job 1455:
## gemm_mem
module gemm_mem(
  input wire clk,
  input wire rst,
  input wire out_rdy,
  input wire v0__read_req_rdy,
  input wire [31:0] v0__read_resp,
  input wire v0__read_resp_vld,
  input wire v0__write_completion_vld,
  input wire v0__write_req_rdy,
  input wire [31:0] v0_in,
  input wire v0_in_vld,
  input wire v1__read_req_rdy,
  input wire [31:0] v1__read_resp,
  input wire v1__read_resp_vld,
  input wire v1__write_completion_vld,
  input wire v1__write_req_rdy,
  input wire [31:0] v1_in,
  input wire v1_in_vld,
  input wire [31:0] C_rd_data,
  output wire [31:0] out,
  output wire out_vld,
  output wire [3:0] v0__read_req,
  output wire v0__read_req_vld,
  output wire v0__read_resp_rdy,
  output wire v0__write_completion_rdy,
  output wire [35:0] v0__write_req,
  output wire v0__write_req_vld,
  output wire v0_in_rdy,
  output wire [3:0] v1__read_req,
  output wire v1__read_req_vld,
  output wire v1__read_resp_rdy,
  output wire v1__write_completion_rdy,
  output wire [35:0] v1__write_req,
  output wire v1__write_req_vld,
  output wire v1_in_rdy,
  output wire [3:0] C_rd_addr,
  output wire C_rd_en,
  output wire [3:0] C_wr_addr,
  output wire [31:0] C_wr_data,
  output wire C_wr_en
);
Size in the first run: about 250 flip-flops, roughly 340 I/O pins, ~0.030 sq mm of cells after synthesis.
==> flow/config.mk <==
export PLATFORM = sky130hd
export DESIGN_NAME = gemm_mem
export DESIGN_NICKNAME = gemm_mem
export VERILOG_FILES = /design/flow/design.v
export SDC_FILE = /design/flow/constraint.sdc
export NUM_CORES = 4
export LEC_CHECK = 0
export ABC_AREA = 1
export CAP_MARGIN = 20
export CORE_ASPECT_RATIO = 0.96
export CORE_MARGIN = 2
export CORE_UTILIZATION = 66
export CTS_CLUSTER_DIAMETER = 29
export MAX_ROUTING_LAYER = met4
export SLEW_MARGIN = 20
==> flow/constraint.sdc <==
create_clock -name core_clock -period 12.2 [get_ports {clk}]
set_input_delay 2.4400 -clock core_clock [delete_from_list [all_inputs] [get_ports {clk}]]
set_output_delay 2.4400 -clock core_clock [all_outputs]
set_load 0.01 [all_outputs]
run.sh (not shown) runs the stock make flow with config.mk's settings and CLKGATE_MAP_FILE=.
The following lists how job 4003 was set up differently from job 1455:
Settings: CTS_CLUSTER_DIAMETER no longer set, was 29; CORE_UTILIZATION now 70, was 66; PLACE_DENSITY_LB_ADDON now 0.02, previously not set.
[summary]
- Compared to job 1455, job 4003 leaves less free space in the core.
- On time the worst path needs with I/O delays and setup, job 4003 does worse than job 1455.
- Job 4003 — worst setup slack 0.58 ns lower, job 1455 as reference
- From job 1455 to job 4003 the numbers moved as follows: combinational power ~0 delta; maximum frequency down 6.9%; largest net degree at the start of global routing shows a reduction of 32; internal power summed over all cells fell by about 27%; number of nets in the layout went down about 0.5%.
- Cmp job 4003 vs job 1455: final clock period utilization by the worst path higher in job 4003
- The lower clock buffer instance count of the final layout of job 4003 and job 1455 is in job 4003.
- Buffer count from post-CTS setup fixing came out exactly the same in job 4003 and job 1455.
Input-level comparison between job 8372 and job 4003:
Settings: putting CTS_CLUSTER_DIAMETER at 362 where nothing was set; swapping 0.96 for 1.03 in CORE_ASPECT_RATIO; clearing PLACE_DENSITY_LB_ADDON, which used to be 0.02; putting PLACE_DENSITY at 0.6 where nothing was set; swapping 12.2 for 5.5 in the clock period (ns, I/O delays scaled along).
==> comparison <==
Run status, job 8372: aborted in global routing (5_1_grt), error GRT-0232
Job 8372 and job 4003 ended up with roughly the same I/O pin count.
The chip area on job 8372 is in line with that on job 4003.
Diff job 4003..job 8372 | total cell area reported by yosys after synthesis | unchanged
Re register area share after synthesis: no difference whatsoever between job 4003 and job 8372.
Job 4003 -> job 8372: maximum count of clock buffers along a single path delta 0, exact match
The following lists how job 6419 was set up differently from job 8372:
Settings: CTS_CLUSTER_DIAMETER: 362 -> unset; PLACE_DENSITY: 0.6 -> 0.76; the clock period (ns, I/O delays scaled along): 5.5 -> 6.29.
The final report for job 6419 shows a completed flow and a layout that fails verification, specifically negative setup slack. Job 8372 -> job 6419: starting density of the core delta 0, exact match. Delta (job 6419 minus job 8372): number of gates resized after cts now smaller; synthesized cell count comparable. As of job 6419, total cell area at the placement stage had fallen by a few percent compared to job 8372. | row count | job 6419 vs job 8372 | ≈ equal |. Re register bit count reported by yosys: no difference whatsoever between job 8372 and job 6419. Die area across job 8372 and job 6419: no real change.

========
Starting RTL as in the previous note.
Design gemm_mem, start of the top module:
module gemm_mem(
  input wire clk,
  input wire rst,
  input wire out_rdy,
  input wire v0__read_req_rdy,
  input wire [31:0] v0__read_resp,
  input wire v0__read_resp_vld,
  input wire v0__write_completion_vld,
  input wire v0__write_req_rdy,
  input wire [31:0] v0_in,
  input wire v0_in_vld,
  input wire v1__read_req_rdy,
  input wire [31:0] v1__read_resp,
  input wire v1__read_resp_vld,
  input wire v1__write_completion_vld,
  input wire v1__write_req_rdy,
  input wire [31:0] v1_in,
  input wire v1_in_vld,
  input wire [31:0] C_rd_data,
  output wire [31:0] out,
  output wire out_vld,
  output wire [3:0] v0__read_req,
  output wire v0__read_req_vld,
  output wire v0__read_resp_rdy,
  output wire v0__write_completion_rdy,
  output wire [35:0] v0__write_req,
  output wire v0__write_req_vld,
  output wire v0_in_rdy,
  output wire [3:0] v1__read_req,
  output wire v1__read_req_vld,
  output wire v1__read_resp_rdy,
  output wire v1__write_completion_rdy,
  output wire [35:0] v1__write_req,
  output wire v1__write_req_vld,
  output wire v1_in_rdy,
  output wire [3:0] C_rd_addr,
  output wire C_rd_en,
  output wire [3:0] C_wr_addr,
  output wire [31:0] C_wr_data,
  output wire C_wr_en
);
  function automatic [31:0] smul32b_32b_x_32b (input reg [31:0] lhs, input reg [31:0] rhs);
    reg signed [31:0] signed_lhs;
    reg signed [31:0] signed_rhs;
    reg signed [31:0] signed_result;
    begin
      signed_lhs = $signed(lhs);
      signed_rhs = $signed(rhs);
      signed_result = signed_lhs * signed_rhs;
      smul32b_32b_x_32b = $unsigned(signed_result);
    end
  endfunction
  wire [31:0] literal_11959 = 32'h0000_0000;
  wire [31:0] literal_11836 = 32'h0000_0000;
  ...
==> flow/config.mk <==
export PLATFORM = sky130hd
export DESIGN_NAME = gemm_mem
export DESIGN_NICKNAME = gemm_mem
export VERILOG_FILES = /design/flow/design.v
export SDC_FILE = /design/flow/constraint.sdc
export NUM_CORES = 4
export LEC_CHECK = 0
export ABC_AREA = 0
export CAP_MARGIN = 5
export CELL_PAD_IN_SITES_DETAIL_PLACEMENT = 2
export CELL_PAD_IN_SITES_GLOBAL_PLACEMENT = 1
export CORE_MARGIN = 5
export CORE_UTILIZATION = 67
export CTS_CLUSTER_DIAMETER = 345
export GPL_ROUTABILITY_DRIVEN = 1
export MIN_ROUTING_LAYER = met2
export SETUP_SLACK_MARGIN = -0.45
export SLEW_MARGIN = 0
export TNS_END_PERCENT = 95
==> flow/constraint.sdc <==
create_clock -name core_clock -period 9.0 [get_ports {clk}]
set_input_delay 1.8000 -clock core_clock [delete_from_list [all_inputs] [get_ports {clk}]]
set_output_delay 1.8000 -clock core_clock [all_outputs]
set_load 0.01 [all_outputs]
The baseline ended with an error in 3_3_place_gp, error GPL-0301.
Next try:
==> flow/config.mk (replaced) <==
export PLATFORM = sky130hd
export DESIGN_NAME = gemm_mem
export DESIGN_NICKNAME = gemm_mem
export VERILOG_FILES = /design/flow/design.v
export SDC_FILE = /design/flow/constraint.sdc
export NUM_CORES = 4
export LEC_CHECK = 0
export CAP_MARGIN = 20
export CORE_MARGIN = 2
export CORE_UTILIZATION = 58
export SLEW_MARGIN = 20
==> flow/constraint.sdc (replaced) <==
create_clock -name core_clock -period 4.66 [get_ports {clk}]
set_input_delay 0.9320 -clock core_clock [delete_from_list [all_inputs] [get_ports {clk}]]
set_output_delay 0.9320 -clock core_clock [all_outputs]
set_load 0.01 [all_outputs]
Now the flow finished but failed the layout checks on negative setup slack.
Synthesized area is unchanged.
Synthesized cell count stays the same.
Die size came out higher by 8.9%.
Next try:
--- a/flow/config.mk
+++ b/flow/config.mk
@@ -6,6 +6,7 @@
 export NUM_CORES = 4
 export LEC_CHECK = 0
+export ABC_AREA = 1
 export CAP_MARGIN = 20
 export CORE_MARGIN = 2
-export CORE_UTILIZATION = 58
+export CORE_UTILIZATION = 67
 export SLEW_MARGIN = 20
==> flow/constraint.sdc (replaced) <==
create_clock -name core_clock -period 6.57 [get_ports {clk}]
set_input_delay 1.3140 -clock core_clock [delete_from_list [all_inputs] [get_ports {clk}]]
set_output_delay 1.3140 -clock core_clock [all_outputs]
set_load 0.01 [all_outputs]
Result: The changed run finished with timing, DRC and antenna clean; total power is lower by 22%; synthesized area is higher by 4.7%; wire length is higher by about 2.6%; final area is lower by about 2%; setup slack is better by 2.1 ns; worst hold slack is better by 0.0067 ns; core utilization is higher by 6.2 points.
Power and IR drop assume default switching activity.
